==> inputs of xenon <==
==> flow/design.v <==
`timescale 1ns / 1ps
module multiplier(    Rs, Rm, result  );
parameter N = 32; 
output wire[N-1:0] result;
input wire[N-1:0] Rs;
input wire[N-1:0] Rm;
assign result = Rm*Rs;
endmodule
`timescale 1ns / 1ps
module reg_sync(in_address_1,in_address_2,in_address_3,
						out_data_1,out_data_2,out_data_3,
						write_address_1, write_address_2,
						write_data_1, write_data_2,
						write_enable_1, write_enable_2,
						read_enable_1, read_enable_2, read_enable_3,
						rst, clk );
parameter N = 32;			  
reg [N-1:0] R [15:0];	 
input [3:0]in_address_1;
input [3:0]in_address_2;
input [3:0]in_address_3;
output reg [N-1:0]out_data_1;
output reg [N-1:0]out_data_2;
output reg [N-1:0]out_data_3;
input [3:0] write_address_1;
input[N-1:0] write_data_1;
input [3:0] write_address_2;
input[N-1:0] write_data_2;
input clk;
input rst;
input write_enable_1;
input write_enable_2;
input read_enable_1;
input read_enable_2;
input read_enable_3;
integer i;
always@(posedge clk) begin
	if (rst) begin
		for (i = 0; i < 16; i = i + 1)
			R[i] <= 0;
		out_data_1 <= 0;
		out_data_2 <= 0;
		out_data_3 <= 0;
	end else begin
		if (read_enable_1 == 1)
		out_data_1 <= R[in_address_1];
		if (read_enable_2 == 1)
		out_data_2 <= R[in_address_2];
		if (read_enable_3 == 1)
		out_data_3 <= R[in_address_3];
		if (write_enable_1 == 1) R[write_address_1] <= write_data_1;
		if (write_enable_2 == 1) R[write_address_2] <= write_data_2;
	end
end
endmodule 
`timescale 1ns / 1ps
module main_sync(clk, rst, ld_we, ld_addr, ld_data, start, a_addr, b_addr, c_addr,
		count, ready, done, result, rd_addr, rd_data);
parameter N = 32;
input clk;
input rst;
input ld_we;
input [3:0] ld_addr;
input [N-1:0] ld_data;
input start;
input [3:0] a_addr;
input [3:0] b_addr;
input [3:0] c_addr;
input [3:0] count;
output ready;
output reg done;
output [N-1:0] result;
input [3:0] rd_addr;
output [N-1:0] rd_data;
localparam IDLE = 2'd0, FIRST = 2'd1, MUL = 2'd2, WB = 2'd3;
reg [1:0] state;
reg [3:0] cnt;
reg [3:0] dst;
reg [N-1:0] reg_C;
wire [N-1:0] reg_A;
wire [N-1:0] reg_B;
wire [N-1:0] product;
wire go = (state == IDLE) && start;
reg_sync register(.in_address_1(a_addr), .in_address_2(b_addr), .in_address_3(rd_addr),
		.out_data_1(reg_A), .out_data_2(reg_B), .out_data_3(rd_data),
		.write_address_1(ld_addr), .write_address_2(dst),
		.write_data_1(ld_data), .write_data_2(reg_C),
		.write_enable_1(ld_we && (state == IDLE) && !start), .write_enable_2(state == WB),
		.read_enable_1(go), .read_enable_2(go), .read_enable_3(1'b1),
		.rst(rst), .clk(clk));
multiplier mult(.Rm(reg_A), .Rs((state == FIRST) ? reg_B : reg_C), .result(product));
assign ready = (state == IDLE);
assign result = reg_C;
always @(posedge clk) begin
	if (rst) begin
		state <= IDLE;
		cnt <= 0;
		dst <= 0;
		reg_C <= 0;
		done <= 0;
	end else begin
		done <= 0;
		case (state)
		IDLE: if (start) begin
			cnt <= count;
			dst <= c_addr;
			state <= FIRST;
		end
		FIRST: begin
			if (cnt == 0) begin
				reg_C <= reg_B;
				state <= WB;
			end else begin
				reg_C <= product;
				cnt <= cnt - 1;
				state <= (cnt == 1) ? WB : MUL;
			end
		end
		MUL: begin
			reg_C <= product;
			cnt <= cnt - 1;
			if (cnt == 1) state <= WB;
		end
		WB: begin
			state <= IDLE;
			done <= 1;
		end
		endcase
	end
end
endmodule
==> flow/run.sh <==
#!/bin/bash
# the make line also repeats each setting of config.mk as NAME=value (left out here)
make -C /OpenROAD-flow-scripts/flow DESIGN_CONFIG=/design/flow/config.mk WORK_HOME=/design/flow/orfs CLKGATE_MAP_FILE= finish
==> flow/config.mk <==
export PLATFORM = sky130hd
export DESIGN_NAME = main_sync
export DESIGN_NICKNAME = main_sync
export VERILOG_FILES = /design/flow/design.v
export SDC_FILE = /design/flow/constraint.sdc
export NUM_CORES = 4
export LEC_CHECK = 0
export CAP_MARGIN = 20
export CELL_PAD_IN_SITES_DETAIL_PLACEMENT = 0
export CORE_MARGIN = 2
export CORE_UTILIZATION = 70
export CTS_CLUSTER_DIAMETER = 294
export PLACE_DENSITY_LB_ADDON = 0.09
export SETUP_SLACK_MARGIN = 0.95
export SLEW_MARGIN = 35
export TNS_END_PERCENT = 90
==> flow/constraint.sdc <==
create_clock -name core_clock -period 6.61 [get_ports {clk}]
set_input_delay 1.3220 -clock core_clock [delete_from_list [all_inputs] [get_ports {clk}]]
set_output_delay 1.3220 -clock core_clock [all_outputs]
set_load 0.01 [all_outputs]
==> fjord (differences from xenon) <==
CELL_PAD_IN_SITES_DETAIL_PLACEMENT = not set   (was 0)
CORE_UTILIZATION = 40   (was 70)
CTS_CLUSTER_DIAMETER = 271   (was 294)
PLACE_DENSITY_LB_ADDON = not set   (was 0.09)
SETUP_SLACK_MARGIN = -0.27   (was 0.95)
SLEW_MARGIN = 20   (was 35)
TNS_END_PERCENT = not set   (was 90)
==> flow/constraint.sdc (replaced) <==
create_clock -name core_clock -period 10.0 [get_ports {clk}]
set_input_delay 2.0000 -clock core_clock [delete_from_list [all_inputs] [get_ports {clk}]]
set_output_delay 2.0000 -clock core_clock [all_outputs]
set_load 0.01 [all_outputs]
==> notes <==
Between fjord and xenon, the lower combinational power is in fjord (gap 43%, measured against xenon). Against xenon, the die area of fjord is larger by about 70%. Against xenon, the final cell count of fjord is larger by about 8%. xenon ran to the end with violations: negative setup slack. fjord ran to the end with no violations. Of fjord and xenon, xenon has the higher clock skew (gap 0.012 ns). Of xenon and fjord, xenon has the higher clock power (gap 51%, measured against fjord). Maximum frequency: xenon is larger than fjord (about 13%). Between fjord and xenon, the lower hold slack is in fjord (gap 0.023 ns). In xenon the worst setup slack is lower than in fjord, by 2.4 ns.

* * *

==> v20: inputs <==
Starts from the design.v that is shown in full above.
Settings: LEC_CHECK=0, CAP_MARGIN=20, CORE_MARGIN=2, CORE_UTILIZATION=72, CTS_CLUSTER_SIZE=23, PLACE_DENSITY_LB_ADDON=0.26, SETUP_SLACK_MARGIN=-0.38, SLEW_MARGIN=20; clock period 4.91 ns.
run.sh (not shown) runs the stock make flow with config.mk's settings and CLKGATE_MAP_FILE=.
==> v7 (differences from v20) <==
Settings changed: CAP_MARGIN 20 to 15, CORE_UTILIZATION 72 to 71, CTS_CLUSTER_DIAMETER set to 31, CTS_CLUSTER_SIZE 23 to unset, PLACE_DENSITY_LB_ADDON 0.26 to unset, SETUP_SLACK_MARGIN -0.38 to 1.87.
==> flow/constraint.sdc (replaced) <==
create_clock -name core_clock -period 7.33 [get_ports {clk}]
set_input_delay 1.4660 -clock core_clock [delete_from_list [all_inputs] [get_ports {clk}]]
set_output_delay 1.4660 -clock core_clock [all_outputs]
set_load 0.01 [all_outputs]
==> flow_summary.ini <==
; flow metrics
[power]
power_clock_w = 0.00530
power.switching_w = 0.00382
switching_share_pct = 31.3

[timing]
setup_viol = 6
tns_ps = -571
layout_setup_ws_ps = -232

[final_layout]
nonClockBufferCount = 410
sh_seq_area_pct = 31.1

[worst_setup_path]
cpPeakStageDelay_ps = 580

[global_routing]
grt_pass1_wl_um = 280000

[hold_path]
min_from = register.out_data_2[20]$_SDFFE_PP0P_
min_to = register.out_data_2[20]$_SDFFE_PP0P_

[run_status]
outcome = failed layout checks
violations = negative setup slack

[placed_design]
dp_cells = 5126
That was v7.
==> flow_summary.ini <==
; flow metrics
[placed_design]
dp_cells = 5247

[final_layout]
nonClockBufferCount = 520
sh_seq_area_pct = 31.3

[worst_setup_path]
worstSetupPathType = flip-flop to flip-flop
cpPeakStageDelay_ps = 570
critical_path_arrival_ps = 8150

[timing]
fin_crit_sh_pct = 154
tns_ps = -51380
layout_setup_ws_ps = -2670
fin_skew_ps = 21.9
setup_viol = 26

[run]
drv_cap = 0

[synth]
synth_cell_types = 64

[power]
switching_share_pct = 30.3
power_clock_w = 0.00516

[run_status]
violations = negative setup slack
outcome = failed layout checks

[hold_path]
min_from = dst[0]$_SDFFE_PP0P_
min_to = dst[0]$_SDFFE_PP0P_
That was v20.

* * *

==> trial 56 <==
// main_sync: RTL as listed in full above, without the edits since
make LEC_CHECK=0 CAP_MARGIN=20 CORE_MARGIN=2 CORE_UTILIZATION=40 SLEW_MARGIN=20 finish   # period 8.56 ns
==> inputs of trial 60, as changes to trial 56 <==
CORE_ASPECT_RATIO = 0.55   (was default)
CORE_UTILIZATION = 71   (was 40)
CTS_CLUSTER_DIAMETER = 28   (was default)
SETUP_SLACK_MARGIN = 1.87   (was default)
==> flow/constraint.sdc (replaced) <==
create_clock -name core_clock -period 7.33 [get_ports {clk}]
set_input_delay 1.4660 -clock core_clock [delete_from_list [all_inputs] [get_ports {clk}]]
set_output_delay 1.4660 -clock core_clock [all_outputs]
set_load 0.01 [all_outputs]
==> inputs of trial 45, as changes to trial 56 <==
CORE_UTILIZATION = 72   (was 40)
CTS_CLUSTER_SIZE = 27   (was default)
PLACE_DENSITY_LB_ADDON = 0.26   (was default)
SETUP_SLACK_MARGIN = 1.35   (was default)
==> flow/constraint.sdc (replaced) <==
create_clock -name core_clock -period 4.92 [get_ports {clk}]
set_input_delay 0.9840 -clock core_clock [delete_from_list [all_inputs] [get_ports {clk}]]
set_output_delay 0.9840 -clock core_clock [all_outputs]
set_load 0.01 [all_outputs]
==> inputs of trial 35, as changes to trial 56 <==
ABC_AREA = 1   (was default)
CORE_UTILIZATION = 72   (was 40)
CTS_CLUSTER_DIAMETER = 338   (was default)
CTS_CLUSTER_SIZE = 10   (was default)
PLACE_DENSITY = 0.43   (was default)
SETUP_SLACK_MARGIN = 0.6   (was default)
==> flow/constraint.sdc (replaced) <==
create_clock -name core_clock -period 10.3 [get_ports {clk}]
set_input_delay 2.0600 -clock core_clock [delete_from_list [all_inputs] [get_ports {clk}]]
set_output_delay 2.0600 -clock core_clock [all_outputs]
set_load 0.01 [all_outputs]
==> summary of the runs <==
Trial 45 completed and failed the layout checks on setup timing. Trial 60 completed and failed the layout checks on setup timing. Trial 35 passed the timing, DRC and antenna checks. Trial 56 completed with no timing, DRC or antenna violations. Setup slack: trial 45 is lower than trial 35 (3.6 ns). Synthesized area is the same in trial 60 and trial 45. Hold slack, lowest first: trial 56, trial 35, trial 60, trial 45. Between trial 60 and trial 56, the lower die area is in trial 60 (gap 43%, measured against trial 56). Between trial 56 and trial 60, the lower combinational power is in trial 56 (gap 28%, measured against trial 60). The highest wire length belongs to trial 35, the lowest to trial 56. The lowest power belongs to trial 56, the highest to trial 45. Via count, highest first: trial 35, trial 45, trial 60, trial 56.
==> figures <==
metric                                                       trial 35         trial 60      trial 56                trial 45
Outcome                              no timing/DRC/antenna violations  failed layout checks  no timing/DRC/antenna violations         failed layout checks
Violated checks                                                     -     setup timing             -            setup timing
Power drawn by the sequential cells                           3.14 mW          4.35 mW       3.72 mW                 6.47 mW
Least setup slack across all paths after layout             0.9478 ns       -0.4386 ns     0.3955 ns               -2.649 ns
Proportion of synthesized area in mux cells                  0.002881           0.2285        0.2285                  0.2285
Worst hold slack                                            0.4673 ns        0.4744 ns     0.4621 ns               0.4989 ns
Power attributed to combinational cells                       4.00 mW          2.65 mW       1.90 mW                 4.03 mW
Total number of warnings across the stage logs                     44               35            27                      30
Proportion of synthesized chip area in sequential cells        0.3492           0.3600        0.3600                  0.3600
Vias                                                            53290            40370         34750                   40890
Multi-input combinational cell area                       0.02951 mm2      0.03065 mm2   0.02976 mm2             0.03086 mm2
Met1 layer wirelength in the final routing                   66130 um         59540 um      64350 um                52830 um
Launch instance of the worst min-delay path                  state[3]           dst[1]        dst[0]  register.out_data_2[0]
Chip area line of the yosys report                        0.05211 mm2      0.05055 mm2   0.05055 mm2             0.05055 mm2
AND-OR/OR-AND share of the synthesized area                    0.1849          0.02690       0.02690                 0.02690
Power density normalized to cell area                    173.3 mW/mm2     206.8 mW/mm2  154.6 mW/mm2            266.4 mW/mm2
DP Wirelength                                               127800 um        115500 um     107000 um               113500 um
Syn nets                                                         7059             4732          4732                    4732

* * *

==> willow: inputs <==
RTL: the design.v shown in full above, as it stands there.
==> flow/config.mk <==
export PLATFORM = sky130hd
export DESIGN_NAME = main_sync
export DESIGN_NICKNAME = main_sync
export VERILOG_FILES = /design/flow/design.v
export SDC_FILE = /design/flow/constraint.sdc
export NUM_CORES = 4
export LEC_CHECK = 0
export CAP_MARGIN = 20
export CORE_MARGIN = 2
export CORE_UTILIZATION = 27
export SLEW_MARGIN = 20
==> flow/constraint.sdc <==
create_clock -name core_clock -period 12.8 [get_ports {clk}]
set_input_delay 2.5600 -clock core_clock [delete_from_list [all_inputs] [get_ports {clk}]]
set_output_delay 2.5600 -clock core_clock [all_outputs]
set_load 0.01 [all_outputs]
==> cedar (differences from willow) <==
Settings changed: CORE_UTILIZATION 27 to 40, GPL_ROUTABILITY_DRIVEN set to 0, HOLD_SLACK_MARGIN set to 0.15.
==> flow/constraint.sdc (replaced) <==
create_clock -name core_clock -period 5.97 [get_ports {clk}]
set_input_delay 1.1940 -clock core_clock [delete_from_list [all_inputs] [get_ports {clk}]]
set_output_delay 1.1940 -clock core_clock [all_outputs]
set_load 0.01 [all_outputs]
==> delta (differences from willow) <==
Settings changed: CAP_MARGIN 20 to 30, CELL_PAD_IN_SITES_DETAIL_PLACEMENT set to 1, CELL_PAD_IN_SITES_GLOBAL_PLACEMENT set to 2, CORE_UTILIZATION 27 to 55, CTS_CLUSTER_DIAMETER set to 223, GPL_ROUTABILITY_DRIVEN set to 1, GPL_TIMING_DRIVEN set to 1, HOLD_SLACK_MARGIN set to 0.15, MIN_ROUTING_LAYER set to met2, PLACE_DENSITY set to 0.41, SLEW_MARGIN 20 to 25.
==> flow/constraint.sdc (replaced) <==
create_clock -name core_clock -period 5.97 [get_ports {clk}]
set_input_delay 1.1940 -clock core_clock [delete_from_list [all_inputs] [get_ports {clk}]]
set_output_delay 1.1940 -clock core_clock [all_outputs]
set_load 0.01 [all_outputs]
==> comparison table <==
Result of the run: delta aborted with a tool error; cedar finished with violations; willow finished clean
Failing step: delta global routing (5_1_grt); cedar -; willow -
Violated checks: delta -; cedar setup timing; willow -
Critical path data arrival time: delta -; cedar 7.97 ns; willow 9.41 ns
Combinational share of power: delta -; cedar 24.0%; willow 21.0%
Die area: delta 0.09436 mm^2; cedar 0.1292 mm^2; willow 0.1907 mm^2
Sequential cells: delta -; cedar 653; willow 653
Post-route minimum period: delta -; cedar 7.436 ns; willow 8.836 ns
Layout Cell Area excl Fill: delta -; cedar 0.05900 mm^2; willow 0.05688 mm^2
Worst slew slack as a fraction of its limit: delta -; cedar 26.00%; willow 24.21%
Multi-input gates: delta -; cedar 2773; willow 2772
Number of instances on the worst hold path: delta -; cedar 2; willow 2
Number of warnings the tools reported: delta -; cedar 30; willow 30
Non-clock inverter count in the final layout: delta -; cedar 384; willow 384
Leading power group: delta -; cedar sequential cells; willow sequential cells
Fmax: delta -; cedar 134.5 MHz; willow 113.2 MHz
Worst Setup End Kind: delta -; cedar flip-flop; willow flip-flop
CTS tree: delta -; cedar built; willow built
Die Wd: delta 307.2 um; cedar 359.5 um; willow 436.7 um

* * *

==> indigo: inputs <==
Starts from the design.v that is shown in full above.
Settings: LEC_CHECK=0, CAP_MARGIN=20, CELL_PAD_IN_SITES_DETAIL_PLACEMENT=0, CORE_MARGIN=2, CORE_UTILIZATION=72, CTS_CLUSTER_DIAMETER=294, PLACE_DENSITY=0.67, SETUP_SLACK_MARGIN=-0.39, SLEW_MARGIN=35, TNS_END_PERCENT=90; clock period 5.18 ns.
==> juniper: changes against indigo <==
- CELL_PAD_IN_SITES_DETAIL_PLACEMENT: 0 -> unset
- CTS_CLUSTER_DIAMETER: 294 -> unset
- PLACE_DENSITY: 0.67 -> unset
- PLACE_DENSITY_LB_ADDON: unset -> 0.26
- SETUP_SLACK_MARGIN: -0.39 -> unset
- SLEW_MARGIN: 35 -> 20
- TNS_END_PERCENT: 90 -> unset
==> flow/constraint.sdc (replaced) <==
create_clock -name core_clock -period 7.3 [get_ports {clk}]
set_input_delay 1.4600 -clock core_clock [delete_from_list [all_inputs] [get_ports {clk}]]
set_output_delay 1.4600 -clock core_clock [all_outputs]
set_load 0.01 [all_outputs]
==> tundra: changes against indigo <==
- CELL_PAD_IN_SITES_DETAIL_PLACEMENT: 0 -> unset
- CTS_CLUSTER_DIAMETER: 294 -> 82
- CTS_CLUSTER_SIZE: unset -> 14
- PLACE_DENSITY: 0.67 -> unset
- PLACE_DENSITY_LB_ADDON: unset -> 0.26
- SETUP_SLACK_MARGIN: -0.39 -> 0.87
- SLEW_MARGIN: 35 -> 20
- TNS_END_PERCENT: 90 -> unset
==> flow/constraint.sdc (replaced) <==
create_clock -name core_clock -period 7.3 [get_ports {clk}]
set_input_delay 1.4600 -clock core_clock [delete_from_list [all_inputs] [get_ports {clk}]]
set_output_delay 1.4600 -clock core_clock [all_outputs]
set_load 0.01 [all_outputs]
==> comparison table <==
item                                                                       tundra                    indigo                   juniper
Portion of total power attributed to sequential cells                       0.452                     0.402                     0.424
Status                                                   finished with violations  finished with violations  finished with violations
Reasons for failing layout checks                                    setup timing              setup timing              setup timing
Overall routed net length                                                170.9 mm                  184.2 mm                  171.5 mm
Met1 GRT Util                                                              0.5985                    0.6123                    0.5970
Number of nets in the final layout                                          4,882                     4,996                     4,878
Max IR drop VDD                                                         0.2532 mV                 0.4835 mV                 0.2579 mV
Endpoint of the worst setup timing path                                 reg_C[29]                 reg_C[29]                 reg_C[28]
Buffer share of cell area                                                 0.06509                   0.08041                   0.06076
WHS                                                                     0.4581 ns                 0.4908 ns                 0.4679 ns
Flop share of the area                                                     0.3212                    0.3113                    0.3221
Largest stage delay on the critical path                                  0.61 ns                   0.65 ns                   0.57 ns
Power per unit of standard cell area                                 170.4 nW/µm²              261.3 nW/µm²              182.2 nW/µm²
Number of warnings in the stage logs                                           30                        32                        31
Global-route total usage across every layer                                0.4837                    0.5242                    0.4891
Number of H-tree branching levels                                               2                         3                         3
Capture instance of the worst register-to-register path                 reg_C[29]                 reg_C[29]                 reg_C[28]
CP Data Arrival Time                                                      8.08 ns                   8.07 ns                   8.04 ns
Power in combinational cells                                              2.51 mW                   3.77 mW                   2.43 mW
Mean routed wirelength per cell                                          32.37 µm                  34.05 µm                  32.47 µm
Power figures rest on the tool's default switching activity, not on a simulated workload.
